`config.mk`:
```
export PLATFORM = sky130hd
export DESIGN_NAME = uSFFT
export DESIGN_NICKNAME = uSFFT
export VERILOG_FILES = /design/flow/design.v
export SDC_FILE = /design/flow/constraint.sdc
export NUM_CORES = 4
export LEC_CHECK = 0
export CAP_MARGIN = 30
export CORE_ASPECT_RATIO = 1.61
export CORE_MARGIN = 8
export CORE_UTILIZATION = 24
export CTS_CLUSTER_SIZE = 93
export GPL_TIMING_DRIVEN = 0
export MAX_ROUTING_LAYER = met4
export MIN_ROUTING_LAYER = met2
export PLACE_DENSITY_LB_ADDON = 0.13
export SLEW_MARGIN = 35
export TNS_END_PERCENT = 5
```
`constraint.sdc`:
```
create_clock -name core_clock -period 4.0 [get_ports {iClk}]
set_input_delay 0.8000 -clock core_clock [delete_from_list [all_inputs] [get_ports {iClk}]]
set_output_delay 0.8000 -clock core_clock [all_outputs]
set_load 0.01 [all_outputs]
```
`design.v`:
```
module cntwithen #(
    parameter BITWIDTH = 4  
) (
    input wire iClk,  
    input wire iRstN,  
    input wire iEn, 
    input wire iClr, 
    output reg [BITWIDTH - 1:0] oCnt
);
    always@(posedge iClk or negedge iRstN) begin
        if(~iRstN) begin
            oCnt <= 0;
        end else begin
            if(iClr) begin
                oCnt <= 0;
            end else begin
                oCnt <= oCnt + iEn;
            end
        end
    end
endmodule
module lsz # (
    parameter BITWIDTH = 4,
    parameter LOGBITWIDTH = $clog2(BITWIDTH)  
) (
    input wire [BITWIDTH - 1: 0] iGrey,  
    output wire [BITWIDTH - 1: 0] oOneHot,  
    output reg [LOGBITWIDTH - 1: 0] lszIdx  
);
    wire [BITWIDTH - 1: 0] tc;  
    genvar i;
    assign tc[0] = ~iGrey[0]; 
    generate 
        for (i = 1; i < BITWIDTH; i = i + 1) begin
            assign tc[i] = tc[i - 1] | ~iGrey[i];
        end
    endgenerate
    genvar j;
    assign oOneHot[0] = tc[0];
    generate 
        for(j = 1; j < BITWIDTH; j = j + 1) begin
            assign oOneHot[j] = tc[j - 1] ^ tc[j];
        end
    endgenerate
    always@(*) begin
        case(oOneHot)
            'd1 : lszIdx = 'd0;
            'd2 : lszIdx = 'd1;
            'd4 : lszIdx = 'd2;
            'd8 : lszIdx = 'd3;
            'd16 : lszIdx = 'd4;
            'd32 : lszIdx = 'd5;
            'd64 : lszIdx = 'd6;
            'd128 : lszIdx = 'd7;
            'd256 : lszIdx = 'd8;
            'd512 : lszIdx = 'd9;
            default : lszIdx = 'd0;
        endcase
    end
endmodule
module sobolrng_core #(
    parameter BITWIDTH = 8
) (
    input wire iClk,  
    input wire iRstN,  
    input wire iEn,
    input wire iClr,
    input wire [BITWIDTH - 1: 0] iOneHot,  
    input wire [BITWIDTH*BITWIDTH - 1: 0] dirVec,
    output reg [BITWIDTH - 1: 0] oRand  
);
    wire [BITWIDTH * BITWIDTH - 1: 0] orVec;
    wire [BITWIDTH - 1: 0] vec;
    assign orVec[BITWIDTH - 1: 0] = iOneHot[0] ? dirVec[BITWIDTH - 1: 0] : 0;
    genvar i;
    generate 
        for(i = 1; i < BITWIDTH; i = i + 1) begin
            assign orVec[(i+1)*BITWIDTH-1:i*BITWIDTH] = orVec[i*BITWIDTH-1:(i-1)*BITWIDTH] | (iOneHot[i] ? dirVec[(i+1)*BITWIDTH-1 : i*BITWIDTH] : 0);
        end
    endgenerate
    assign vec = orVec[BITWIDTH*BITWIDTH - 1: (BITWIDTH-1)*BITWIDTH];
    always@(posedge iClk or negedge iRstN) begin
        if(~iRstN) begin
            oRand <= 0;
        end else begin
            if(iClr) begin
                oRand <= 0;
            end else begin
                if(iEn) begin
                    oRand <= oRand ^ vec;
                end else begin 
                    oRand <= oRand;
                end 
            end 
        end
    end
endmodule
module sobolrng #(
    parameter BITWIDTH = 8
) (
    input wire iClk,  
    input wire iRstN,  
    input wire iEn, 
    input wire iClr, 
    output wire [BITWIDTH - 1: 0] sobolseq
);
    wire [BITWIDTH - 1: 0] cntNum;
    wire [BITWIDTH - 1: 0] oneHot;
    wire [BITWIDTH*BITWIDTH - 1: 0] dirVec;
    cntwithen #(
        .BITWIDTH(BITWIDTH)
    ) u_cntwithen (
        .iClk(iClk),
        .iRstN(iRstN),
        .iEn(iEn),
        .iClr(iClr),
        .oCnt(cntNum)
    );
    lsz #(
        .BITWIDTH(BITWIDTH)
    ) u_lsz (
        .iGrey(cntNum),
        .oOneHot(oneHot),
        .lszIdx()
    );
        assign dirVec[1*BITWIDTH-1 : 0*BITWIDTH] = 'd128;
        assign dirVec[2*BITWIDTH-1 : 1*BITWIDTH] = 'd64;
        assign dirVec[3*BITWIDTH-1 : 2*BITWIDTH] = 'd32;
        assign dirVec[4*BITWIDTH-1 : 3*BITWIDTH] = 'd16;
        assign dirVec[5*BITWIDTH-1 : 4*BITWIDTH] = 'd8;
        assign dirVec[6*BITWIDTH-1 : 5*BITWIDTH] = 'd4;
        assign dirVec[7*BITWIDTH-1 : 6*BITWIDTH] = 'd2;
        assign dirVec[8*BITWIDTH-1 : 7*BITWIDTH] = 'd1;
    sobolrng_core #(
        .BITWIDTH(BITWIDTH)
    ) u_sobolrng_core (
        .iClk(iClk),
        .iRstN(iRstN),
        .iEn(iEn),
        .iClr(iClr),
        .iOneHot(oneHot),
        .dirVec(dirVec),
        .oRand(sobolseq)
    );
endmodule
module parallelcnt (
    input wire iClk,
    input wire iRstN,
    input wire iA,
    input wire iB,
    output wire [1:0] oC
);
    assign oC = iA + iB;
endmodule
module uSADD #(
    parameter BINPUT = 2
) (
    input wire iClk,
    input wire iRstN, 
    input wire iA,
    input wire iB,
    output wire oC
);
    wire [BINPUT-1:0] PCout;
    reg [1:0] acc;
    parallelcnt u_parallelcnt (
        .iClk(iClk),
        .iRstN(iRstN),
        .iA(iA),
        .iB(iB),
        .oC(PCout)
    );
    always@(posedge iClk or negedge iRstN) begin
        if(~iRstN) begin
            acc <= 0;
        end else begin
            acc <= acc[0] + PCout;
        end
    end
    assign oC = acc[1];
endmodule
module uSSUB #(
    parameter BINPUT = 2
) (
    input wire iClk,
    input wire iRstN, 
    input wire iA,
    input wire iB,
    output wire oC
);
    wire [BINPUT-1:0] PCout;
    reg [1:0] acc;
    parallelcnt u_parallelcnt (
        .iClk(iClk),
        .iRstN(iRstN),
        .iA(iA),
        .iB(~iB),
        .oC(PCout)
    );
    always@(posedge iClk or negedge iRstN) begin
        if(~iRstN) begin
            acc <= 0;
        end else begin
            acc <= acc[0] + PCout;
        end
    end
    assign oC = acc[1];
endmodule
module uMUL_bi #(
    parameter BITWIDTH = 8
) (
    input wire iClk,
    input wire iRstN,
    input wire iA,
    input wire [BITWIDTH - 1: 0] iB,
    input wire loadB,
    input wire iClr,
    output reg oMult
);
    reg [BITWIDTH-1:0] iB_buff;  
    wire [BITWIDTH-1:0] sobolseqIn;
    wire [BITWIDTH-1:0] sobolseq;
    wire andTop;
    wire andBot;
    wire iA_inv = ~iA;
    always@(posedge iClk or negedge iRstN) begin
        if(~iRstN) begin
            iB_buff <= 0;
        end else begin
            if(loadB) begin
                iB_buff <= iB;
            end else begin
                iB_buff <= iB_buff;
            end
        end
    end
    sobolrng #(
        .BITWIDTH(BITWIDTH)
    ) u_sobolrngTop (
        .iClk(iClk),
        .iRstN(iRstN),
        .iEn(iA_inv), 
        .iClr(iClr),
        .sobolseq(sobolseqIn)
    );
    sobolrng #(
        .BITWIDTH(BITWIDTH)
    ) u_sobolrngBot (
        .iClk(iClk),
        .iRstN(iRstN),
        .iEn(iA), 
        .iClr(iClr),
        .sobolseq(sobolseq)
    );
    assign andTop = iA_inv & ~(iB_buff > sobolseqIn);
    assign andBot = iA & (iB_buff > sobolseq);
    always@(*) begin
        oMult <= andTop | andBot;
    end
endmodule
module uButterfly #(
    parameter BITWIDTH = 8,
              BINPUT = 2
) (
    input wire iClk,
    input wire iRstN,
    input wire loadW,
    input wire iClr,
    input wire iReal0,
    input wire iImg0,
    input wire iReal1,
    input wire iImg1,
    input wire [BITWIDTH-1:0] iwReal,
    input wire [BITWIDTH-1:0] iwImg,
    output wire oReal0,
    output wire oImg0,
    output wire oReal1,
    output wire oImg1
);
    wire eq_Real1_x_wReal;
    wire eq_Real1_x_wImg;
    wire eq_Img1_x_wReal;
    wire eq_Img1_x_wImg;
    wire scalerReal0;
    wire scalerImg0;
    wire real_eq;
    wire img_eq;
    reg biZero;
    always@(posedge iClk or negedge iRstN) begin
        if(~iRstN) begin 
            biZero <= 0;
        end else begin
            biZero <= ~biZero;
        end
    end
    uMUL_bi #(
        .BITWIDTH(BITWIDTH)
    )u_uMUL_bi_Real1_x_wReal (
        .iClk(iClk),
        .iRstN(iRstN),
        .iA(iReal1),
        .iB(iwReal),
        .loadB(loadW),
        .iClr(iClr),
        .oMult(eq_Real1_x_wReal)
    );
    uMUL_bi #(
        .BITWIDTH(BITWIDTH)
    ) u_uMUL_bi_Real1_x_wImg (
        .iClk(iClk),
        .iRstN(iRstN),
        .iA(iReal1),
        .iB(iwImg),
        .loadB(loadW),
        .iClr(iClr),
        .oMult(eq_Real1_x_wImg)
    );
    uMUL_bi #(
        .BITWIDTH(BITWIDTH)
    ) u_uMUL_bi_Img1_x_wReal (
        .iClk(iClk),
        .iRstN(iRstN),
        .iA(iImg1),
        .iB(iwReal),
        .loadB(loadW),
        .iClr(iClr),
        .oMult(eq_Img1_x_wReal)
    );
    uMUL_bi #(
        .BITWIDTH(BITWIDTH)
    ) u_uMUL_bi_Img1_x_wImg (
        .iClk(iClk),
        .iRstN(iRstN),
        .iA(iImg1),
        .iB(iwImg),
        .loadB(loadW),
        .iClr(iClr),
        .oMult(eq_Img1_x_wImg)
    );
    uSSUB #(
        .BINPUT(BINPUT)
    ) u_uSSUB_realeq (
        .iClk(iClk),
        .iRstN(iRstN),
        .iA(eq_Real1_x_wReal),
        .iB(eq_Img1_x_wImg),
        .oC(real_eq)
    );
    uSADD #(
        .BINPUT(BINPUT)
    ) u_uSADD_imgeq (
        .iClk(iClk),
        .iRstN(iRstN),
        .iA(eq_Real1_x_wImg),
        .iB(eq_Img1_x_wReal),
        .oC(img_eq) 
    );
    uSADD #(
        .BINPUT(BINPUT)
    ) u_uSADD_scalerReal (
        .iClk(iClk),
        .iRstN(iRstN),
        .iA(iReal0),
        .iB(biZero),
        .oC(scalerReal0)
    );
    uSADD #(
        .BINPUT(BINPUT)
    ) uSADD_scalerImg (
        .iClk(iClk),
        .iRstN(iRstN),
        .iA(iImg0),
        .iB(biZero),
        .oC(scalerImg0)
    );
    uSADD #(
        .BINPUT(BINPUT)
    ) u_uSADD_oReal0 (
        .iClk(iClk),
        .iRstN(iRstN),
        .iA(scalerReal0),
        .iB(real_eq),
        .oC(oReal0) 
    );
    uSADD #(
        .BINPUT(BINPUT)
    ) u_uSADD_oImg0 (
        .iClk(iClk),
        .iRstN(iRstN),
        .iA(scalerImg0),
        .iB(img_eq),
        .oC(oImg0) 
    );
    uSSUB #(
        .BINPUT(BINPUT)
    ) u_uSSUB_oReal1 (
        .iClk(iClk),
        .iRstN(iRstN),
        .iA(scalerReal0),
        .iB(real_eq),
        .oC(oReal1) 
    );
    uSSUB #(
        .BINPUT(BINPUT)
    ) u_uSSUB_oImg1 (
        .iClk(iClk),
        .iRstN(iRstN),
        .iA(scalerImg0),
        .iB(img_eq),
        .oC(oImg1) 
    );
endmodule
module uSFFT #(
    parameter BITWIDTH = 8,
    parameter BINPUT = 2
) (
    input wire iClk,
    input wire iRstN,
    input wire loadW,
    input wire iClr,
    input wire iAReal0,
    input wire iAImg0,
    input wire iAReal1,
    input wire iAImg1,
    input wire iBReal0,
    input wire iBImg0,
    input wire iBReal1,
    input wire iBImg1,
    input wire [BITWIDTH-1:0] iwReal,
    input wire [BITWIDTH-1:0] iwImg,
    output wire oCReal0,
    output wire oCImg0,
    output wire oCReal1,
    output wire oCImg1,
    output wire oDReal0,
    output wire oDImg0,
    output wire oDReal1,
    output wire oDImg1
);
    wire mid1_Real0;
    wire mid1_Img0;
    wire mid1_Real1;
    wire mid1_Img1;
    wire mid2_Real0;
    wire mid2_Img0;
    wire mid2_Real1;
    wire mid2_Img1;
    uButterfly #(
        .BITWIDTH(BITWIDTH),
        .BINPUT(BINPUT)
    ) u_uButterfly_in1 (
        .iClk(iClk),
        .iRstN(iRstN),
        .loadW(loadW),
        .iClr(iClr),
        .iReal0(iAReal0),
        .iImg0(iAImg0),
        .iReal1(iAReal1),
        .iImg1(iAImg1),
        .iwReal(iwReal),
        .iwImg(iwImg),
        .oReal0(mid1_Real0),
        .oImg0(mid1_Img0),
        .oReal1(mid1_Real1),
        .oImg1(mid1_Img1)
    );
    uButterfly #(
        .BITWIDTH(BITWIDTH),
        .BINPUT(BINPUT)
    ) u_uButterfly_in2 (
        .iClk(iClk),
        .iRstN(iRstN),
        .loadW(loadW),
        .iClr(iClr),
        .iReal0(iBReal0),
        .iImg0(iBImg0),
        .iReal1(iBReal1),
        .iImg1(iBImg1),
        .iwReal(iwReal),
        .iwImg(iwImg),
        .oReal0(mid2_Real0),
        .oImg0(mid2_Img0),
        .oReal1(mid2_Real1),
        .oImg1(mid2_Img1)
    );
    uButterfly #(
        .BITWIDTH(BITWIDTH),
        .BINPUT(BINPUT)
    ) u_uButterfly_out13 (
        .iClk(iClk),
        .iRstN(iRstN),
        .loadW(loadW),
        .iClr(iClr),
        .iReal0(mid1_Real0),
        .iImg0(mid1_Img0),
        .iReal1(mid2_Real0),
        .iImg1(mid2_Img0),
        .iwReal(iwReal),
        .iwImg(iwImg),
        .oReal0(oCReal0),
        .oImg0(oCImg0),
        .oReal1(oCReal1),
        .oImg1(oCImg1)
    );
    uButterfly #(
        .BITWIDTH(BITWIDTH),
        .BINPUT(BINPUT)
    ) u_uButterfly_out24 (
        .iClk(iClk),
        .iRstN(iRstN),
        .loadW(loadW),
        .iClr(iClr),
        .iReal0(mid1_Real1),
        .iImg0(mid1_Img1),
        .iReal1(mid2_Real1),
        .iImg1(mid2_Img1),
        .iwReal(iwReal),
        .iwImg(iwImg),
        .oReal0(oDReal0),
        .oImg0(oDImg0),
        .oReal1(oDReal1),
        .oImg1(oDImg1)
    );
endmodule
```
`run.sh`:
```
#!/bin/bash
# the make line also repeats each setting of config.mk as NAME=value (left out here)
make -C /OpenROAD-flow-scripts/flow DESIGN_CONFIG=/design/flow/config.mk WORK_HOME=/design/flow/orfs CLKGATE_MAP_FILE= finish
```
==> results.sh, run 1 <==
# physical design summary
export IMPL_status="complete, no violations"
export IMPL_synthToLayoutAreaGrowth_pct=17.0
export IMPL_swShare_pct=31.4
export IMPL_endpoint_kind="flop"
export IMPL_wl_per_cell_um=19.5
export IMPL_reg2reg_to="u_uButterfly_out24.u_uSSUB_realeq.acc[1]"
export IMPL_floorplan_initialDensity_pct=24.1
export IMPL_die_h_um=483
export IMPL_powerDensity_mw_per_mm2=475
export IMPL_power_frac_comb_pct=19.4
export IMPL_mux_area_share_pct=0.486
export IMPL_drtAntennaViolNets=0
export IMPL_post_cts_repair_setup_buffers=0
export IMPL_cp_top_family="buffers and inverters"
export IMPL_clk_pin_slew_ps=60
export IMPL_grt_pass1_wl_um=153000
export IMPL_crit_end="u_uButterfly_in1.u_uSSUB_realeq.acc[0]"
export IMPL_avgSynthCellArea_sq_um=10.1
export IMPL_yosysWarnings=7
export IMPL_htree_num_levels=3
export IMPL_worst_r2r_setup_slack_ps=850
export IMPL_irDropWorstVdd_v=0.000313
export IMPL_relSlewSlack_pct=41.3
export IMPL_top_cell="dfrtp_1"
export IMPL_avgViaCountPerCell=6.31
export IMPL_grt_util_all_layers_pct=21.4
export IMPL_finalNetCount=3724
export IMPL_utilization_pct=28.2
export IMPL_design_area_sq_mm=0.0380
export IMPL_io_pins=36
export IMPL_globalplace_congestion=0.761
export IMPL_fin_cells=5135
export IMPL_yosysSeqAreaShare_pct=45.9
export IMPL_tns_ps=0
export IMPL_die_area_sq_mm=0.148
export IMPL_powerSeq_mw=7.58
export IMPL_fp_nets=3599
export IMPL_clock_path_buffers=3
export IMPL_drc=0
export IMPL_power_leader="registers"
export IMPL_flop_cell="dfrtp_1"
export IMPL_dp_cells=5001
export IMPL_worstSetupStartpointType="input port"
export IMPL_hold_depth=1
export IMPL_dpl_cell_area_sq_mm=0.0355
export IMPL_ys_ff=596
export IMPL_cap_viol_max_count=0
export IMPL_postCtsHoldBufs=1
export IMPL_aoi_share_pct=8.56
export IMPL_adder_share_pct=14.3
export IMPL_fmax_mhz=317
export IMPL_yosys_area_share_simple_pct=18.2
export IMPL_crit_path_cell_trace="clkdlybuf4s50_1 > clkbuf_1 > buf_2 > nor3_1 > a211oi_2 > fa_1 > inv_1"
export IMPL_routed_wl_um=100000
export IMPL_critPathBufInv=4
export IMPL_r2r_cells=6
export IMPL_synthArstFlopShare_pct=100
export IMPL_rows=171
export IMPL_crit_type="input port to flop"
export IMPL_dr_pass1_iters=6
export IMPL_fin_crit_ps=3150
export IMPL_worst_slew_pin_transition_ps=881
export IMPL_crit_path_start="iAReal1"
export IMPL_die_x_um=306
export IMPL_synth_edff_count=0
export IMPL_hp_start="u_uButterfly_in1.biZero"
export IMPL_slowest_stage="clkdlybuf4s50_1"
export IMPL_post_cts_resized=0
export IMPL_yosys_top_cells_area="dfrtp_1, ha_1, xnor2_1, nor2_1, inv_1"
export IMPL_drt_iter0_markers=3368
export IMPL_synth_area_sq_mm=0.0325
export IMPL_synth_largest_area_cell="dfrtp_1"
export IMPL_slew_violations=0
export IMPL_clkPwrFrac_pct=38.6
export IMPL_grt_setup_unrepaired="no"
export IMPL_ys_area_sq_mm=0.0325
export IMPL_gr_total_overflow=0
export IMPL_hpwl_um=68000
export IMPL_sequentialPowerShare_pct=42.0
export IMPL_root_buffer="clkbuf_16"
export IMPL_antenna_found_initial=0
export IMPL_crit_path_max_incr_delay_ps=740
export IMPL_p_sw_mw=5.67
export IMPL_crit_arrival_ps=3760
export IMPL_final_setup_viol_count=0
export IMPL_cts_sinks=596
export IMPL_synth_cells=3219
export IMPL_tool_warnings=26
export IMPL_leakage_nw=15.7
export IMPL_synth_cells_yosys=3219
export IMPL_io_buffers=33
export IMPL_top_cells_by_count="dfrtp_1, nor2_1, ha_1"
export IMPL_power_internal_mw=12.4
export IMPL_grt_max_degree=81
export IMPL_cp_max_fo=10
export IMPL_netlist_logic_family_top="simple AND/OR/NAND/NOR gates"
export IMPL_vias=32418
export IMPL_path_depth=7
export IMPL_coreArea_sq_mm=0.135
export IMPL_synth_cell_types=49
export IMPL_comb_cell_power_mw=3.50
export IMPL_clock_skew_ps=23.6
export IMPL_insertion_delay_ps=660
export IMPL_holdPathEnd="u_uButterfly_in1.biZero"
export IMPL_first_global_vias=36083
export IMPL_cts_tree="done"
export IMPL_hold_viol_final=0
export IMPL_yosys_area_share_xor_xnor_pct=8.28
export IMPL_cp_required_ps=4600
export IMPL_min_period_over_period_pct=78.8
export IMPL_top_area_share_pct=45.9
export IMPL_cts_buffers=68
export IMPL_p_clk_mw=6.98
export IMPL_worstHoldPathType="flop to flop"
[layout make-up]
class                           instances  area [sq um]
Antenna cell                           11          27.5
Buffer                                 76           322
Clock buffer                          100          2090
Clock inverter                         20           314
Fill cell                           14065         96600
Inverter                              288          1080
Multi-Input combinational cell       2259         16200
Sequential cell                       596         15000
Tap cell                             1730          2160
Timing Repair Buffer                   55           858
[through the flow]
step	hold WS, ps	setup slack [ps]	power (mW)
2_1_floorplan	453	1410	9.56
5_1_grt	517	582	19.3
3_5_place_dp	481	98.2	11.2
3_3_place_gp	472	-28250	11.1
4_1_cts	492	827	18.3
6_report	482	848	18.1
[layer usage]
| metal | vias to the layer above | global-route usage [%] | wire (um) |
|---|---|---|---|
| li1 | 11272 | - | - |
| met1 | 12124 | - | 0 |
| met2 | 8551 | 26.9 | 57400 |
| met3 | 471 | 25.2 | 37200 |
| met4 | 0 | 3.82 | 5730 |
| met5 | - | - | 0 |
==> inputs of run 2 (changes only) <==
- CAP_MARGIN: 30 -> 35
- CELL_PAD_IN_SITES_DETAIL_PLACEMENT: unset -> 0
- CORE_ASPECT_RATIO: 1.61 -> unset
- CORE_MARGIN: 8 -> 2
- CORE_UTILIZATION: 24 -> 55
- CTS_CLUSTER_SIZE: 93 -> 41
- GPL_ROUTABILITY_DRIVEN: unset -> 1
- GPL_TIMING_DRIVEN: 0 -> unset
- MAX_ROUTING_LAYER: met4 -> unset
- MIN_ROUTING_LAYER: met2 -> unset
- PLACE_DENSITY_LB_ADDON: 0.13 -> unset
- SLEW_MARGIN: 35 -> 20
- TNS_END_PERCENT: 5 -> 90
- clock period: 4.0 -> 1.72 ns (I/O delays scaled with it)
==> run 2 against run 1 <==
Effect of this change: the layout now fails its checks (negative setup slack); hold slack lost 350 ps; critical path depth grew 3; clock power grew 110%; register-to-register slack lost 1700 ps; critical endpoint unchanged; largest power group unchanged; highest routed layer unchanged.
==> results.sh, run 2 <==
# physical design summary
export IMPL_status="failed layout checks"
export IMPL_so_faults="negative setup slack"
export IMPL_grt_max_degree=95
export IMPL_crit_type="flop to flop"
export IMPL_clock_path_buffers=3
export IMPL_powerSeq_mw=17.3
export IMPL_crit_end="u_uButterfly_in1.u_uSSUB_realeq.acc[0]"
export IMPL_leakage_nw=17.8
export IMPL_dr_pass1_iters=5
export IMPL_tns_ps=-11390
export IMPL_top_area_share_pct=45.9
export IMPL_drc=0
export IMPL_yosysSeqAreaShare_pct=45.9
export IMPL_grt_pass1_wl_um=129000
export IMPL_die_area_sq_mm=0.0610
export IMPL_endpoint_kind="flop"
export IMPL_flop_area_sq_mm=0.0149
export IMPL_power_internal_mw=29.7
export IMPL_insertion_delay_ps=600
export IMPL_crit_path_max_incr_delay_ps=510
export IMPL_cap_viol_max_count=0
export IMPL_nFillCells=4390
export IMPL_finalNetCount=4085
export IMPL_relSlewSlack_pct=70.3
export IMPL_avgViaCountPerCell=5.47
export IMPL_cts_sinks=596
export IMPL_synthArstFlopShare_pct=100
export IMPL_layout_setup_ws_ps=-831
export IMPL_final_setup_viol_count=16
export IMPL_comb_cell_power_mw=10.4
export IMPL_io_pins=36
export IMPL_slowest_stage="fa_2"
export IMPL_clk_pin_slew_ps=50
export IMPL_netlist_logic_family_top="simple AND/OR/NAND/NOR gates"
export IMPL_power_leader="registers"
export IMPL_p_sw_mw=12.6
export IMPL_utilization_pct=69.7
export IMPL_hpwl_um=56000
export IMPL_antenna_found_initial=0
export IMPL_coreArea_sq_mm=0.0587
export IMPL_synthToLayoutAreaGrowth_pct=25.9
export IMPL_hp_start="iClr"
export IMPL_worst_r2r_setup_slack_ps=-830
export IMPL_yosysWarnings=7
export IMPL_yosys_area_share_xor_xnor_pct=8.28
export IMPL_crit_arrival_ps=3080
export IMPL_rows=89
export IMPL_tool_warnings=29
export IMPL_drt_iter0_markers=1175
export IMPL_synth_cells=3219
export IMPL_worstSetupStartpointType="flop"
export IMPL_fmax_mhz=392
export IMPL_root_buffer="clkbuf_16"
export IMPL_design_area_sq_mm=0.0409
export IMPL_hold_depth=2
export IMPL_grt_util_all_layers_pct=26.5
export IMPL_sequentialPowerShare_pct=40.9
export IMPL_die_h_um=247
export IMPL_powerDensity_mw_per_mm2=1030
export IMPL_power_frac_comb_pct=24.6
export IMPL_clock_skew_ps=25.3
export IMPL_synth_cells_yosys=3219
export IMPL_p_clk_mw=14.6
export IMPL_dpl_cell_area_sq_mm=0.0373
export IMPL_crit_path_cell_trace="buf_12 > buf_12 > ha_4 > nor2b_4 > o211ai_1 > a21o_1 > a21oi_2 > a211oi_4 > fa_2 > inv_1"
export IMPL_vias=24774
export IMPL_synth_area_sq_mm=0.0325
export IMPL_worst_slew_pin_transition_ps=440
export IMPL_wl_per_cell_um=17.4
export IMPL_synth_edff_count=0
export IMPL_r2r_cells=10
export IMPL_htree_num_levels=3
export IMPL_ys_area_sq_mm=0.0325
export IMPL_adder_share_pct=14.3
export IMPL_hold_viol_final=0
export IMPL_first_global_vias=25601
export IMPL_path_depth=10
export IMPL_fin_crit_ps=2550
export IMPL_comb_area_sq_mm=0.0172
export IMPL_io_buffers=35
export IMPL_slew_violations=0
export IMPL_antenna_cells=0
export IMPL_clkPwrFrac_pct=34.5
export IMPL_cp_max_fo=8
export IMPL_cts_tree="done"
export IMPL_irDropWorstVdd_v=0.00102
export IMPL_yosys_area_share_simple_pct=18.2
export IMPL_mux_area_share_pct=0.486
export IMPL_crit_top_cell="buf_12"
export IMPL_drtAntennaViolNets=0
export IMPL_fp_nets=3599
export IMPL_top_cell="dfrtp_1"
export IMPL_cp_required_ps=2250
export IMPL_reg2reg_to="u_uButterfly_in1.u_uSSUB_realeq.acc[0]"
export IMPL_routed_wl_um=78800
export IMPL_cts_buffers=68
export IMPL_critPathBufInv=3
export IMPL_globalplace_congestion=0.820
export IMPL_yosys_top_cells_area="dfrtp_1, ha_1, xnor2_1, nor2_1, inv_1"
export IMPL_worstHoldPathType="input port to flop"
export IMPL_swShare_pct=29.7
export IMPL_synth_largest_area_cell="dfrtp_1"
export IMPL_gr_total_overflow=0
export IMPL_floorplan_initialDensity_pct=55.3
export IMPL_aoi_share_pct=8.56
export IMPL_grt_setup_unrepaired="yes"
export IMPL_die_x_um=247
export IMPL_min_period_over_period_pct=148
export IMPL_avgSynthCellArea_sq_um=10.1
export IMPL_ys_ff=596
export IMPL_top_cells_by_count="dfrtp_1, nor2_1, ha_1"
export IMPL_flop_cell="dfrtp_1"
export IMPL_cp_top_family="AND-OR/OR-AND gates"
export IMPL_synth_cell_types=49
==> run 2: final cells by class <==
class	instances	share of cell area, %
timing repair buffer	492	10.7
clock inverter	16	0.364
sequential	596	36.5
inverter	288	2.69
clock buffer	105	5.17
tap	773	2.37
multi-input combinational	2259	42.2
==> run 2: through the flow <==
step / std cells / power, mW / worst slack, ps / hold WS, ps
finish: 4529 / 42.2 / -831 / 130
global route: 4529 / 44.9 / -904 / 126
CTS: 4511 / 41.9 / -792 / 114
detailed placement: 4374 / 26.8 / -986 / 243
global placement: 4374 / 26.2 / -914 / 244
floorplan: 3219 / 22.4 / -580 / 48.4
==> run 2: timing repair <==
action,in CTS,in global routing
hold endpoints to repair,141,0
gates resized,99,113
pin swaps,29,52
setup buffers,14,21
hold buffers,1,0
endpoints found under the setup margin,78,101
gates cloned,2,0
==> run 2: routing by layer <==
layer / GRT usage [%] / wire length, um
met4: 9.92 / 3160
met5: 0 / 0
met1: 33.4 / 34200
met2: 46.1 / 39000
met3: 3.93 / 2440
==> inputs of run 3 (changes only) <==
- CAP_MARGIN: 35 -> 20
- CELL_PAD_IN_SITES_DETAIL_PLACEMENT: 0 -> unset
- CORE_UTILIZATION: 55 -> 71
- GPL_ROUTABILITY_DRIVEN: 1 -> unset
- SETUP_SLACK_MARGIN: unset -> -0.18
- TNS_END_PERCENT: 90 -> unset
- clock period: 1.72 -> 2.42 ns (I/O delays scaled with it)
==> run 3 against run 2 <==
Effect of this change: still fails the layout checks on negative setup slack; clock power shrank 33%; worst setup slack gained 620 ps; highest routed layer unchanged; clock skew increased by 8.6 ps; sequential share of layout area up 3.5 points; sequential power decreased by 29%; register-to-register slack improved by 620 ps; clock-buffer cell count decreased by 11; combinational power is 39% lower; core utilization rose by 13 points; via count fell by 2.0%; sequential cell count unchanged; cell count fell by 11%.
==> results.sh, run 3 <==
# physical design summary
export IMPL_status="failed layout checks"
export IMPL_so_faults="negative setup slack"
export IMPL_aoi_share_pct=8.56
export IMPL_relSlewSlack_pct=56.9
export IMPL_hpwl_um=51000
export IMPL_cp_required_ps=2900
export IMPL_power_leader="registers"
export IMPL_grt_util_all_layers_pct=32.1
export IMPL_grt_max_degree=137
export IMPL_fmax_mhz=381
export IMPL_adder_share_pct=14.3
export IMPL_die_x_um=218
export IMPL_synthToLayoutAreaGrowth_pct=14.8
export IMPL_dpl_cell_area_sq_mm=0.0345
export IMPL_yosysWarnings=7
export IMPL_flop_cell="dfrtp_1"
export IMPL_yosys_top_cells_area="dfrtp_1, ha_1, xnor2_1, nor2_1, inv_1"
export IMPL_rows=78
export IMPL_path_depth=8
export IMPL_leakage_nw=16.0
export IMPL_crit_end="u_uButterfly_out24.u_uSSUB_realeq.acc[0]"
export IMPL_avgSynthCellArea_sq_um=10.1
export IMPL_worstSetupStartpointType="flop"
export IMPL_tool_warnings=34
export IMPL_tns_ps=-2020
export IMPL_irDropWorstVdd_v=0.000703
export IMPL_synthArstFlopShare_pct=100
export IMPL_layout_setup_ws_ps=-208
export IMPL_whs_ps=169
export IMPL_cap_viol_max_count=0
export IMPL_cts_sinks=596
export IMPL_avgViaCountPerCell=6.03
export IMPL_vias=24280
export IMPL_synth_edff_count=0
export IMPL_power_internal_mw=19.9
export IMPL_synth_largest_area_cell="dfrtp_1"
export IMPL_antenna_found_initial=0
export IMPL_floorplan_initialDensity_pct=71.7
export IMPL_yosys_area_share_simple_pct=18.2
export IMPL_drt_iter0_markers=1696
export IMPL_dp_slack_ps=-399
export IMPL_die_h_um=218
export IMPL_ys_area_sq_mm=0.0325
export IMPL_drc=0
export IMPL_dr_pass1_iters=5
export IMPL_sequentialPowerShare_pct=43.3
export IMPL_hold_viol_final=0
export IMPL_grt_pass1_wl_um=123000
export IMPL_routed_wl_um=75100
export IMPL_coreArea_sq_mm=0.0453
export IMPL_synth_cells_yosys=3219
export IMPL_power_frac_comb_pct=22.3
export IMPL_crit_path_cell_trace="buf_12 > buf_4 > ha_1 > nand4_1 > a21oi_2 > a2111oi_2 > or4_4 > fa_1"
export IMPL_slew_violations=0
export IMPL_root_buffer="clkbuf_16"
export IMPL_crit_path_max_incr_delay_ps=520
export IMPL_p_clk_mw=9.79
export IMPL_worst_r2r_setup_slack_ps=-210
export IMPL_io_pins=36
export IMPL_slowest_stage="or4_4"
export IMPL_critPathBufInv=2
export IMPL_crit_arrival_ps=3110
export IMPL_clkPwrFrac_pct=34.4
export IMPL_top_cell="dfrtp_1"
export IMPL_synth_area_sq_mm=0.0325
export IMPL_powerDensity_mw_per_mm2=764
export IMPL_comb_cell_power_mw=6.34
export IMPL_yosysSeqAreaShare_pct=45.9
export IMPL_grt_setup_unrepaired="yes"
export IMPL_hp_start="iClr"
export IMPL_cp_max_fo=5
export IMPL_synth_cells=3219
export IMPL_mux_area_share_pct=0.486
export IMPL_wl_per_cell_um=18.6
export IMPL_synth_cell_types=49
export IMPL_cts_buffers=61
export IMPL_worstHoldPathType="input port to flop"
export IMPL_endpoint_kind="flop"
export IMPL_powerSeq_mw=12.3
export IMPL_globalplace_congestion=0.852
export IMPL_gr_total_overflow=0
export IMPL_crit_type="flop to flop"
export IMPL_io_buffers=35
export IMPL_cp_top_family="adder cells"
export IMPL_netlist_logic_family_top="simple AND/OR/NAND/NOR gates"
export IMPL_reg2reg_to="u_uButterfly_out24.u_uSSUB_realeq.acc[0]"
export IMPL_top_area_share_pct=45.9
export IMPL_worst_slew_pin_transition_ps=647
export IMPL_die_area_sq_mm=0.0475
export IMPL_total_power_mw=28.5
export IMPL_insertion_delay_ps=640
export IMPL_htree_num_levels=2
export IMPL_nFillCells=2678
export IMPL_swShare_pct=30.1
export IMPL_r2r_cells=8
export IMPL_finalNetCount=3754
export IMPL_min_period_over_period_pct=109
export IMPL_first_global_vias=25182
export IMPL_fp_nets=3599
export IMPL_fin_crit_ps=2630
export IMPL_p_sw_mw=8.57
export IMPL_clk_pin_slew_ps=60
export IMPL_top_cells_by_count="dfrtp_1, nor2_1, ha_1"
export IMPL_final_setup_viol_count=16
export IMPL_clock_skew_ps=33.9
export IMPL_drtAntennaViolNets=0
export IMPL_design_area_sq_mm=0.0373
export IMPL_yosys_area_share_xor_xnor_pct=8.28
export IMPL_antenna_cells=0
export IMPL_ys_ff=596
export IMPL_clock_path_buffers=3
export IMPL_hold_depth=2
export IMPL_cts_tree="done"
==> run 3: routing by layer <==
metal	global-route usage, %	part of all wire [%]	up-vias
met4	13.5	4.1	0
met1	42.7	43	12119
met3	3.61	4.0	184
met5	0	0	-
met2	54.0	49	563
li1	-	-	11414
==> run 3: layout make-up <==
type                            instances  area (sq um)  share of cell area [%]
Inverter                              288          1080                    2.91
Timing Repair Buffer                  168          1770                    4.75
Multi-Input combinational cell       2259         16600                    44.6
Clock inverter                         20           272                   0.729
Tap cell                              600           751                    2.01
Clock buffer                           94          1820                    4.89
Sequential cell                       596         14900                    40.1
==> run 3: per-stage QoR <==
| step | utilization, % | instances |
|---|---|---|
| floorplan | - | 3219 |
| finish | 82.3 | 4025 |
| global route | 82.3 | 4025 |
| CTS | 81.1 | 4018 |
| global placement | 76.3 | 3902 |
| detailed placement | 76.3 | 3902 |
==> run 3: repair_timing <==
action                                 CTS  global route
endpoints found under the hold margin   26             0
hold buffers                             1             0
gates resized                           13            77
pin swaps                                3            42
setup buffers                            1            13
setup endpoints to repair                8            12
==> inputs of run 4 (changes only) <==
- ABC_AREA: unset -> 1
- CORE_UTILIZATION: 71 -> 72
- CTS_CLUSTER_SIZE: 41 -> 98
- SETUP_SLACK_MARGIN: -0.18 -> unset
- clock period: 2.42 -> 1.78 ns (I/O delays scaled with it)
==> run 4 against run 3 <==
Effect of this change: area after synthesis rose by 4.5%; critical endpoint is now u_uButterfly_in1.u_uSSUB_realeq.acc[0]; hold slack improved by 33 ps; core utilization rose by 3.7 points; cell count rose by 25%; the layout still fails its checks (negative setup slack); sequential power rose by 35%; non-clock buffer count rose by 153.
==> results.sh, run 4 <==
# physical design summary
export IMPL_status="failed layout checks"
export IMPL_so_faults="negative setup slack"
export IMPL_synth_cells=4087
export IMPL_path_depth=12
export IMPL_drt_iter0_markers=2351
export IMPL_vias=29175
export IMPL_clock_path_buffers=3
export IMPL_yosysSeqAreaShare_pct=44.0
export IMPL_crit_path_cell_trace="buf_12 > ha_4 > inv_2 > nor2_1 > nor2_1 > o21ai_1 > nand2_1 > nand2_1 > nand2_2 > nand2_2 > fa_1 > inv_1"
export IMPL_r2r_cells=12
export IMPL_synth_area_sq_mm=0.0339
export IMPL_mux_area_share_pct=0.465
export IMPL_synth_cell_types=31
export IMPL_ys_ff=596
export IMPL_drc=0
export IMPL_yosys_top_cells_area="dfrtp_1, ha_1, inv_1, nand2_1, a21oi_1"
export IMPL_sequentialPowerShare_pct=41.4
export IMPL_cp_required_ps=2310
export IMPL_grt_max_degree=76
export IMPL_synthToLayoutAreaGrowth_pct=18.0
export IMPL_htree_num_levels=2
export IMPL_tool_warnings=31
export IMPL_p_clk_mw=13.7
export IMPL_dr_pass1_iters=5
export IMPL_adder_share_pct=13.7
export IMPL_min_period_over_period_pct=124
export IMPL_powerSeq_mw=16.6
export IMPL_crit_path_max_incr_delay_ps=570
export IMPL_ys_area_sq_mm=0.0339
export IMPL_die_x_um=221
export IMPL_avgViaCountPerCell=5.78
export IMPL_power_frac_comb_pct=24.4
export IMPL_flop_cell="dfrtp_1"
export IMPL_clk_pin_slew_ps=60
export IMPL_powerDensity_mw_per_mm2=1000
export IMPL_yosysWarnings=7
export IMPL_swShare_pct=31.7
export IMPL_cts_sinks=596
export IMPL_avgSynthCellArea_sq_um=8.30
export IMPL_dp_cells=4923
export IMPL_die_area_sq_mm=0.0489
export IMPL_antenna_found_initial=2
export IMPL_critPathBufInv=3
export IMPL_worst_r2r_setup_slack_ps=-420
export IMPL_slew_violations=0
export IMPL_layout_setup_ws_ps=-421
export IMPL_io_buffers=35
export IMPL_clock_skew_ps=15.4
export IMPL_hpwl_um=57400
export IMPL_cts_buffers=61
export IMPL_gr_total_overflow=0
export IMPL_yosys_area_share_simple_pct=21.3
export IMPL_relSlewSlack_pct=64.1
export IMPL_fin_crit_ps=2200
export IMPL_clkPwrFrac_pct=34.2
export IMPL_grt_pass1_wl_um=140000
export IMPL_globalplace_congestion=0.867
export IMPL_endpoint_kind="flop"
export IMPL_slowest_stage="dfrtp_4"
export IMPL_irDropWorstVdd_v=0.00135
export IMPL_comb_cell_power_mw=9.78
export IMPL_dp_slack_ps=-434
export IMPL_power_internal_mw=27.4
export IMPL_hold_viol_final=0
export IMPL_whs_ps=202
export IMPL_worstSetupStartpointType="flop"
export IMPL_grt_setup_unrepaired="yes"
export IMPL_crit_type="flop to flop"
export IMPL_cap_viol_max_count=0
export IMPL_aoi_share_pct=12.0
export IMPL_top_cell="inv_1"
export IMPL_fmax_mhz=454
export IMPL_wl_per_cell_um=16.8
export IMPL_cp_max_fo=8
export IMPL_crit_end="u_uButterfly_in1.u_uSSUB_realeq.acc[0]"
export IMPL_top_cells_by_count="inv_1, nand2_1, dfrtp_1"
export IMPL_finalNetCount=4768
export IMPL_coreArea_sq_mm=0.0466
export IMPL_synth_edff_count=0
export IMPL_io_pins=36
export IMPL_cp_top_family="adder cells"
export IMPL_p_sw_mw=12.7
export IMPL_drtAntennaViolNets=0
export IMPL_die_h_um=221
export IMPL_crit_arrival_ps=2730
export IMPL_power_leader="registers"
export IMPL_worst_slew_pin_transition_ps=539
export IMPL_synthArstFlopShare_pct=100
export IMPL_grt_util_all_layers_pct=35.0
export IMPL_fin_cells=5045
export IMPL_root_buffer="clkbuf_16"
export IMPL_yosys_area_share_xor_xnor_pct=0
export IMPL_floorplan_initialDensity_pct=72.9
export IMPL_final_setup_viol_count=16
export IMPL_top_area_share_pct=44.0
export IMPL_netlist_logic_family_top="simple AND/OR/NAND/NOR gates"
export IMPL_insertion_delay_ps=640
export IMPL_synth_cells_yosys=4087
export IMPL_worstHoldPathType="input port to async pin"
export IMPL_synth_largest_area_cell="dfrtp_1"
export IMPL_reg2reg_to="u_uButterfly_in1.u_uSSUB_realeq.acc[0]"
export IMPL_antenna_cells=0
export IMPL_rows=79
export IMPL_leakage_nw=18.3
export IMPL_routed_wl_um=84700
export IMPL_fp_nets=4467
export IMPL_cts_tree="done"
export IMPL_first_global_vias=29069
-- run 4: layout make-up --
type                            instances  area, sq um
Clock inverter                         25          329
Timing Repair Buffer                  321         3100
Tap cell                              607          759
Multi-Input combinational cell       2754        16600
Inverter                              654         2470
Fill cell                            2769         6520
Sequential cell                       596        14900
Clock buffer                           88         1810
-- run 4: timing repair --
item                                    4_1_cts  5_1_grt
hold endpoints to repair                    211        0
setup buffers                                 5        3
hold buffers                                  1        0
resized                                      65       57
endpoints found under the setup margin       25       34
pin swaps                                     6       20
-- run 4: per-stage QoR --
step,area [sq um],setup TNS (ps),power [mW],util [%]
after floorplan,34000,-1190,22.1,-
after global placement,37200,-18740,25.4,80.0
after detailed placement,37200,-23360,26.0,80.0
after CTS,39700,-4820,40.0,85.4
after global routing,40000,-6870,42.3,86.0
final,40000,-5260,40.1,86.0
-- run 4: layer usage --
metal / track usage [%] / vias to the layer above / wire [um]
met5: 0 / - / 26
met4: 14.0 / 4 / 3080
met3: 5.48 / 218 / 5360
met2: 57.4 / 964 / 40400
met1: 47.0 / 13899 / 35800
li1: - / 14090 / -
==> inputs of run 5 (changes only) <==
- ABC_AREA: 1 -> unset
- CAP_MARGIN: 20 -> 30
- CORE_ASPECT_RATIO: unset -> 1.61
- CORE_MARGIN: 2 -> 8
- CORE_UTILIZATION: 72 -> 42
- CTS_CLUSTER_SIZE: 98 -> 93
- GPL_TIMING_DRIVEN: unset -> 0
- MAX_ROUTING_LAYER: unset -> met4
- MIN_ROUTING_LAYER: unset -> met2
- PLACE_DENSITY: unset -> 0.55
- SLEW_MARGIN: 20 -> 35
- TNS_END_PERCENT: unset -> 5
- clock period: 1.78 -> 4.0 ns (I/O delays scaled with it)
==> run 5 against run 4 <==
Effect of this change: the run now finishes clean; via count grew 13%; clock-buffer cell count shrank 7; hold slack lost 150 ps; clock skew grew 7.6 ps; area after synthesis shrank 4.3%; power shrank 58%; sequential share of layout area grew 3.5 points; worst setup slack gained 1100 ps; first-iteration DRC count grew 130%; routed wire length grew 4.8%; die size grew 77%; non-clock buffer count shrank 189; critical endpoint is now u_uButterfly_out24.u_uSSUB_realeq.acc[0].
==> results.sh, run 5 <==
# physical design summary
export IMPL_r2r_cells=8
export IMPL_globalplace_congestion=0.862
export IMPL_die_x_um=235
export IMPL_insertion_delay_ps=660
export IMPL_netlist_logic_family_top="simple AND/OR/NAND/NOR gates"
export IMPL_die_area_sq_mm=0.0867
export IMPL_clkPwrFrac_pct=34.4
export IMPL_yosysWarnings=7
export IMPL_crit_end="u_uButterfly_out24.u_uSSUB_realeq.acc[0]"
export IMPL_yosys_area_share_simple_pct=18.2
export IMPL_wl_per_cell_um=20.3
export IMPL_synthArstFlopShare_pct=100
export IMPL_comb_cell_power_mw=3.57
export IMPL_clock_skew_ps=23.0
export IMPL_routed_wl_um=88800
export IMPL_drtAntennaViolNets=0
export IMPL_cp_top_family="AND-OR/OR-AND gates"
export IMPL_yosysSeqAreaShare_pct=45.9
export IMPL_io_buffers=33
export IMPL_total_power_mw=16.9
export IMPL_hpwl_um=60100
export IMPL_flop_cell="dfrtp_1"
export IMPL_io_pins=36
export IMPL_avgSynthCellArea_sq_um=10.1
export IMPL_antenna_found_initial=2
export IMPL_cap_viol_max_count=0
export IMPL_cp_required_ps=4530
export IMPL_dpl_cell_area_sq_mm=0.0346
export IMPL_flop_area_sq_mm=0.0149
export IMPL_utilization_pct=47.7
export IMPL_yosys_area_share_xor_xnor_pct=8.28
export IMPL_floorplan_initialDensity_pct=42.4
export IMPL_dr_pass1_iters=50
export IMPL_grt_util_all_layers_pct=32.0
export IMPL_first_global_vias=35880
export IMPL_irDropWorstVdd_v=0.000352
export IMPL_post_cts_resized=0
export IMPL_top_cell="dfrtp_1"
export IMPL_synth_cell_types=49
export IMPL_swShare_pct=31.8
export IMPL_aoi_share_pct=8.56
export IMPL_synth_edff_count=0
export IMPL_top_area_share_pct=45.9
export IMPL_grt_pass1_wl_um=139000
export IMPL_ys_ff=596
export IMPL_gr_total_overflow=0
export IMPL_path_depth=8
export IMPL_top_cells_by_count="dfrtp_1, nor2_1, ha_1"
export IMPL_mux_area_share_pct=0.486
export IMPL_vias=33030
export IMPL_drc=0
export IMPL_cts_tree="done"
export IMPL_fin_crit_ps=3350
export IMPL_leakage_nw=15.5
export IMPL_powerSeq_mw=7.51
export IMPL_clock_path_buffers=3
export IMPL_root_buffer="clkbuf_16"
export IMPL_crit_path_max_incr_delay_ps=720
export IMPL_coreArea_sq_mm=0.0767
export IMPL_drt_iter0_markers=5325
export IMPL_tns_ps=0
export IMPL_power_leader="registers"
export IMPL_worst_r2r_setup_slack_ps=650
export IMPL_tool_warnings=26
export IMPL_grt_setup_unrepaired="no"
export IMPL_dp_slack_ps=152
export IMPL_fmax_mhz=299
export IMPL_relSlewSlack_pct=36.6
export IMPL_cts_sinks=596
export IMPL_critPathBufInv=1
export IMPL_fp_nets=3599
export IMPL_grt_max_degree=83
export IMPL_design_area_sq_mm=0.0366
export IMPL_cp_max_fo=17
export IMPL_synth_cells_yosys=3219
export IMPL_crit_path_cell_trace="inv_2 > ha_1 > nor2b_1 > o211ai_1 > a21oi_1 > a2111oi_0 > or4_1 > fa_1"
export IMPL_reg2reg_to="u_uButterfly_out24.u_uSSUB_realeq.acc[0]"
export IMPL_yosys_top_cells_area="dfrtp_1, ha_1, xnor2_1, nor2_1, inv_1"
export IMPL_nFillCells=7084
export IMPL_comb_area_sq_mm=0.0162
export IMPL_avgViaCountPerCell=7.56
export IMPL_die_h_um=369
export IMPL_post_cts_repair_setup_buffers=0
export IMPL_status="complete, no violations"
export IMPL_slew_violations=0
export IMPL_synthToLayoutAreaGrowth_pct=12.7
export IMPL_finalNetCount=3715
export IMPL_worst_slew_pin_transition_ps=951
export IMPL_sequentialPowerShare_pct=44.4
export IMPL_power_internal_mw=11.5
export IMPL_hold_viol_final=0
export IMPL_htree_num_levels=2
export IMPL_final_setup_viol_count=0
export IMPL_synth_area_sq_mm=0.0325
export IMPL_slowest_stage="a2111oi_0"
export IMPL_worstSetupStartpointType="flop"
export IMPL_endpoint_kind="flop"
export IMPL_min_period_over_period_pct=83.6
export IMPL_postCtsHoldBufs=0
export IMPL_crit_type="flop to flop"
export IMPL_crit_arrival_ps=3880
export IMPL_cts_buffers=58
export IMPL_worstHoldPathType="input port to async pin"
export IMPL_ys_area_sq_mm=0.0325
export IMPL_synth_cells=3219
export IMPL_layout_setup_ws_ps=655
export IMPL_clk_pin_slew_ps=60
export IMPL_adder_share_pct=14.3
export IMPL_rows=129
export IMPL_p_sw_mw=5.37
export IMPL_synth_largest_area_cell="dfrtp_1"
export IMPL_powerDensity_mw_per_mm2=462
export IMPL_power_frac_comb_pct=21.2
export IMPL_p_clk_mw=5.81
run 5: routing by layer:
| metal | GRT usage, % | part of all wire, % |
|---|---|---|
| met5 | - | 0 |
| met3 | 37.5 | 37 |
| met2 | 39.8 | 54 |
| met4 | 6.40 | 8.9 |
| met1 | - | 0 |
run 5: area by class of cell:
cell class,count,share of cell area (%)
Antenna cell,4,0.0274
Buffer,76,0.865
Clock buffer,81,4.48
Clock inverter,26,0.810
Inverter,288,2.95
Multi-Input combinational cell,2259,44.2
Sequential cell,596,40.8
Tap cell,982,3.36
Timing Repair Buffer,56,2.48
run 5: metrics by stage:
step	cells	hold WS [ps]
4_1_cts	4362	47.6
5_1_grt	4366	87.4
3_3_place_gp	4234	466
3_5_place_dp	4255	473
2_1_floorplan	3219	453
6_report	4368	56.4
==> inputs of run 6 (changes only) <==
- CAP_MARGIN: 30 -> 20
- CORE_ASPECT_RATIO: 1.61 -> unset
- CORE_MARGIN: 8 -> 2
- CORE_UTILIZATION: 42 -> 8
- CTS_CLUSTER_SIZE: 93 -> unset
- GPL_TIMING_DRIVEN: 0 -> unset
- MAX_ROUTING_LAYER: met4 -> unset
- MIN_ROUTING_LAYER: met2 -> unset
- PLACE_DENSITY: 0.55 -> unset
- SLEW_MARGIN: 35 -> 20
- TNS_END_PERCENT: 5 -> unset
- clock period: 4.0 -> 4.08 ns (I/O delays scaled with it)
==> run 6 against run 5 <==
Effect of this change: still clean; core utilization is 37 points lower; via count is 31% lower; global-route usage is 28 points lower; maximum frequency is 5.5% higher; sequential power is 0.5% lower; non-clock buffer count is 55 lower; cell count is 100% higher; clock power is 13% higher; critical endpoint unchanged.
==> results.sh, run 6 <==
# physical design summary
export IMPL_mux_area_share_pct=0.486
export IMPL_met3_usage_pct=0.876
export IMPL_ys_ff=596
export IMPL_tns_ps=0
export IMPL_die_area_sq_mm=0.411
export IMPL_yosys_area_share_xor_xnor_pct=8.28
export IMPL_synth_largest_area_cell="dfrtp_1"
export IMPL_first_global_vias=22556
export IMPL_yosysWarnings=7
export IMPL_grt_setup_unrepaired="no"
export IMPL_flop_cell="dfrtp_1"
export IMPL_antenna_found_initial=3
export IMPL_coreArea_sq_mm=0.403
export IMPL_gr_max_usage_layer="met2"
export IMPL_slowest_stage="dfrtp_1"
export IMPL_yosysSeqAreaShare_pct=45.9
export IMPL_finalNetCount=3670
export IMPL_cp_max_fo=13
export IMPL_root_buffer="clkbuf_16"
export IMPL_crit_path_cell_trace="buf_4 > ha_1 > o21ai_0 > nor2_1 > o221a_2 > nor3_1 > fa_1"
export IMPL_grt_util_all_layers_pct=3.65
export IMPL_p_sw_mw=5.24
export IMPL_crit_path_max_incr_delay_ps=980
export IMPL_synth_cells=3219
export IMPL_path_depth=7
export IMPL_gr_total_overflow=0
export IMPL_top_cell="dfrtp_1"
export IMPL_yosys_top_cells_area="dfrtp_1, ha_1, xnor2_1, nor2_1, inv_1"
export IMPL_post_cts_resized=0
export IMPL_io_pins=36
export IMPL_leakage_nw=15.5
export IMPL_power_internal_mw=11.9
export IMPL_r2r_cells=7
export IMPL_relSlewSlack_pct=23.1
export IMPL_synth_area_sq_mm=0.0325
export IMPL_p_clk_mw=6.57
export IMPL_die_h_um=641
export IMPL_clock_path_buffers=3
export IMPL_netlist_logic_family_top="simple AND/OR/NAND/NOR gates"
export IMPL_worstSetupStartpointType="flop"
export IMPL_grt_util_met1_pct=4.76
export IMPL_irDropWorstVdd_v=0.000335
export IMPL_synthToLayoutAreaGrowth_pct=29.9
export IMPL_drtAntennaViolNets=0
export IMPL_ys_area_sq_mm=0.0325
export IMPL_utilization_pct=10.5
export IMPL_sequentialPowerShare_pct=43.6
export IMPL_cp_required_ps=4590
export IMPL_critPathBufInv=1
export IMPL_clk_pin_slew_ps=60
export IMPL_tool_warnings=33
export IMPL_cap_viol_max_count=0
export IMPL_top_cells_by_count="dfrtp_1, nor2_1, ha_1"
export IMPL_vias=22685
export IMPL_endpoint_kind="flop"
export IMPL_avgViaCountPerCell=2.59
export IMPL_clkPwrFrac_pct=38.4
export IMPL_cts_buffers=68
export IMPL_fp_nets=3599
export IMPL_hold_viol_final=0
export IMPL_fmax_mhz=315
export IMPL_power_leader="registers"
export IMPL_grt_max_degree=134
export IMPL_post_cts_repair_setup_buffers=0
export IMPL_floorplan_initialDensity_pct=8.05
export IMPL_synthArstFlopShare_pct=100
export IMPL_cp_top_family="flip-flops"
export IMPL_drt_iter0_markers=1300
export IMPL_aoi_share_pct=8.56
export IMPL_htree_num_levels=3
export IMPL_comb_cell_power_mw=3.09
export IMPL_clock_skew_ps=55.3
export IMPL_crit_arrival_ps=3680
export IMPL_min_period_over_period_pct=77.7
export IMPL_fin_crit_ps=3170
export IMPL_worst_slew_pin_transition_ps=1150
export IMPL_powerDensity_mw_per_mm2=406
export IMPL_powerSeq_mw=7.47
export IMPL_grt_pass1_wl_um=122000
export IMPL_io_buffers=35
export IMPL_adder_share_pct=14.3
export IMPL_drc=0
export IMPL_use_met2_pct=5.79
export IMPL_postCtsHoldBufs=0
export IMPL_routed_wl_um=73800
export IMPL_die_x_um=641
export IMPL_crit_end="u_uButterfly_out24.u_uSSUB_realeq.acc[0]"
export IMPL_synth_edff_count=0
export IMPL_yosys_area_share_simple_pct=18.2
export IMPL_wl_per_cell_um=8.44
export IMPL_synth_cells_yosys=3219
export IMPL_avgSynthCellArea_sq_um=10.1
export IMPL_reg2reg_to="u_uButterfly_out24.u_uSSUB_realeq.acc[0]"
export IMPL_hpwl_um=50000
export IMPL_cts_tree="done"
export IMPL_insertion_delay_ps=670
export IMPL_final_setup_viol_count=0
export IMPL_globalplace_congestion=0.726
export IMPL_worstHoldPathType="input port to async pin"
export IMPL_power_frac_comb_pct=18.0
export IMPL_worst_r2r_setup_slack_ps=910
export IMPL_dr_pass1_iters=5
export IMPL_slew_violations=0
export IMPL_synth_cell_types=49
export IMPL_rows=233
export IMPL_cts_sinks=596
export IMPL_top_area_share_pct=45.9
export IMPL_swShare_pct=30.6
export IMPL_status="complete, no violations"
export IMPL_crit_type="flop to flop"
run 6: stage by stage:
| stage | power (mW) | instance area, sq um | hold slack [ps] | setup slack (ps) | std cells |
|---|---|---|---|---|---|
| floorplan | 9.37 | 32500 | 453 | 1490 | 3219 |
| global placement | 10.6 | 39700 | 469 | 891 | 8625 |
| detailed placement | 10.7 | 39700 | 476 | 838 | 8625 |
| CTS | 17.5 | 42200 | 4.32 | 803 | 8746 |
| global route | 18.3 | 42200 | 24.1 | 789 | 8747 |
| finish | 17.1 | 42200 | 52.3 | 908 | 8747 |
run 6: layer usage:
| metal | vias to the layer above | routed length [um] |
|---|---|---|
| met5 | - | 0 |
| met1 | 11054 | 35400 |
| met3 | 126 | 2760 |
| li1 | 11259 | - |
| met4 | 0 | 2430 |
| met2 | 246 | 33300 |
run 6: cell type report:
class / instances / area, sq um
multi-input cells: 2259 / 16200
diodes: 1 / 2.50
well taps: 5405 / 6760
clock inverters: 29 / 487
flip-flops and latches: 596 / 14900
inverters: 288 / 1080
fillers: 46416 / 361000
clock buffers: 92 / 1940
repair buffers: 77 / 801
==> inputs of run 7 (changes only) <==
- CELL_PAD_IN_SITES_DETAIL_PLACEMENT: unset -> 0
- CORE_MARGIN: 2 -> 9
- CORE_UTILIZATION: 8 -> 56
- CTS_CLUSTER_SIZE: unset -> 32
- GPL_ROUTABILITY_DRIVEN: unset -> 0
- MAX_ROUTING_LAYER: unset -> met5
- MIN_ROUTING_LAYER: unset -> met1
- PLACE_DENSITY_LB_ADDON: unset -> 0.11
- SETUP_SLACK_MARGIN: unset -> 0.14
- SLEW_MARGIN: 20 -> 30
- TNS_END_PERCENT: unset -> 45
- clock period: 4.08 -> 3.47 ns (I/O delays scaled with it)
==> run 7 against run 6 <==
Effect of this change: synthesized cell count unchanged; maximum frequency up 1.4%; design area down 14%; register-to-register slack worse by 570 ps; clock power up 8.1%; highest routed layer unchanged; core utilization up 53 points; largest power group unchanged; still clean; sequential power up 16%; critical path type unchanged; non-clock buffer count up 17; worst setup slack worse by 570 ps; critical path depth up 1; sequential share of layout area up 5.6 points; clock-buffer cell count up 14.
==> results.sh, run 7 <==
# physical design summary
export IMPL_status="complete, no violations"
export IMPL_r2r_cells=8
export IMPL_die_h_um=259
export IMPL_tns_ps=0
export IMPL_gr_total_overflow=0
export IMPL_slew_violations=0
export IMPL_root_buffer="clkbuf_16"
export IMPL_post_cts_repair_setup_buffers=0
export IMPL_synth_cells_yosys=3219
export IMPL_utilization_pct=63.9
export IMPL_synth_cells=3219
export IMPL_top_area_share_pct=45.9
export IMPL_cap_viol_max_count=0
export IMPL_grt_util_all_layers_pct=21.5
export IMPL_die_area_sq_mm=0.0670
export IMPL_drtAntennaViolNets=0
export IMPL_dr_pass1_iters=5
export IMPL_htree_num_levels=3
export IMPL_floorplan_initialDensity_pct=57.0
export IMPL_drt_iter0_markers=1472
export IMPL_clock_skew_ps=13.0
export IMPL_crit_type="flop to flop"
export IMPL_post_cts_resized=1
export IMPL_wl_per_cell_um=17.1
export IMPL_power_leader="registers"
export IMPL_relSlewSlack_pct=35.8
export IMPL_critPathBufInv=2
export IMPL_power_internal_mw=13.8
export IMPL_mux_area_share_pct=0.486
export IMPL_yosysSeqAreaShare_pct=45.9
export IMPL_top_cells_by_count="dfrtp_1, nor2_1, ha_1"
export IMPL_worst_r2r_setup_slack_ps=340
export IMPL_cts_buffers=67
export IMPL_drc=0
export IMPL_irDropWorstVdd_v=0.000468
export IMPL_fmax_mhz=320
export IMPL_fin_crit_ps=3130
export IMPL_power_frac_comb_pct=19.3
export IMPL_postCtsHoldBufs=0
export IMPL_crit_end="u_uButterfly_out24.u_uSADD_imgeq.acc[0]"
export IMPL_io_buffers=35
export IMPL_finalNetCount=3686
export IMPL_slowest_stage="nor4_2"
export IMPL_synth_largest_area_cell="dfrtp_1"
export IMPL_cp_required_ps=3940
export IMPL_yosys_area_share_xor_xnor_pct=8.28
export IMPL_ys_ff=596
export IMPL_worstSetupStartpointType="flop"
export IMPL_leakage_nw=15.6
export IMPL_tool_warnings=28
export IMPL_yosysWarnings=7
export IMPL_synthToLayoutAreaGrowth_pct=12.0
export IMPL_cp_top_family="simple AND/OR/NAND/NOR gates"
export IMPL_final_setup_viol_count=0
export IMPL_avgSynthCellArea_sq_um=10.1
export IMPL_crit_path_cell_trace="buf_4 > ha_1 > a211oi_1 > nor2_1 > o221a_2 > nor4_2 > buf_4 > fa_1"
export IMPL_synthArstFlopShare_pct=100
export IMPL_comb_cell_power_mw=3.77
export IMPL_reg2reg_to="u_uButterfly_out24.u_uSADD_imgeq.acc[0]"
export IMPL_yosys_area_share_simple_pct=18.2
export IMPL_hpwl_um=48400
export IMPL_grt_pass1_wl_um=120000
export IMPL_grt_max_degree=104
export IMPL_synth_area_sq_mm=0.0325
export IMPL_coreArea_sq_mm=0.0569
export IMPL_crit_path_max_incr_delay_ps=620
export IMPL_adder_share_pct=14.3
export IMPL_swShare_pct=29.3
export IMPL_grt_setup_unrepaired="no"
export IMPL_cts_sinks=596
export IMPL_whs_ps=115
export IMPL_crit_top_cell="buf_4"
export IMPL_synth_edff_count=0
export IMPL_p_clk_mw=7.10
export IMPL_rows=87
export IMPL_io_pins=36
export IMPL_routed_wl_um=70100
export IMPL_powerDensity_mw_per_mm2=538
export IMPL_die_x_um=259
export IMPL_vias=23312
export IMPL_clkPwrFrac_pct=36.3
export IMPL_min_period_over_period_pct=90.1
export IMPL_yosys_top_cells_area="dfrtp_1, ha_1, xnor2_1, nor2_1, inv_1"
export IMPL_synth_cell_types=49
export IMPL_avgViaCountPerCell=5.67
export IMPL_ys_area_sq_mm=0.0325
export IMPL_crit_arrival_ps=3590
export IMPL_path_depth=8
export IMPL_fp_nets=3599
export IMPL_top_cell="dfrtp_1"
export IMPL_clk_pin_slew_ps=60
export IMPL_powerSeq_mw=8.70
export IMPL_endpoint_kind="flop"
export IMPL_worst_slew_pin_transition_ps=963
export IMPL_hold_viol_final=0
export IMPL_worstHoldPathType="input port to async pin"
export IMPL_p_sw_mw=5.73
export IMPL_antenna_found_initial=1
export IMPL_insertion_delay_ps=600
export IMPL_sequentialPowerShare_pct=44.4
export IMPL_flop_cell="dfrtp_1"
export IMPL_netlist_logic_family_top="simple AND/OR/NAND/NOR gates"
export IMPL_first_global_vias=24207
export IMPL_cp_max_fo=7
export IMPL_cts_tree="done"
export IMPL_aoi_share_pct=8.56
export IMPL_clock_path_buffers=3
[run 7: cell type report]
| cell class | instances | area [sq um] |
|---|---|---|
| fill | 4468 | 20600 |
| multi-input combinational | 2259 | 16200 |
| sequential | 596 | 14900 |
| clock buffer | 106 | 2080 |
| inverter | 288 | 1080 |
| timing repair buffer | 94 | 1020 |
| tap | 756 | 946 |
| clock inverter | 12 | 135 |
| antenna | 1 | 2.50 |
[run 7: metrics by stage]
stage,total power [mW],setup WS (ps),area [sq um],cells
after floorplan,11.0,883,32500,3219
after global placement,12.3,221,34100,3993
after detailed placement,12.6,128,34100,3993
after CTS,19.8,377,36400,4111
after global routing,20.8,266,36400,4112
final,19.6,342,36400,4112
[run 7: metal layers]
metal  share of wire, %  GRT usage, %  vias up
met4                2.9          6.87        0
li1                   -             -    11282
met2                 47          35.5      365
met1                 46          28.7    11534
met3                3.7          3.32      131
met5                  0             0        -
Power figures rest on the tool's default switching activity, not on a simulated workload.
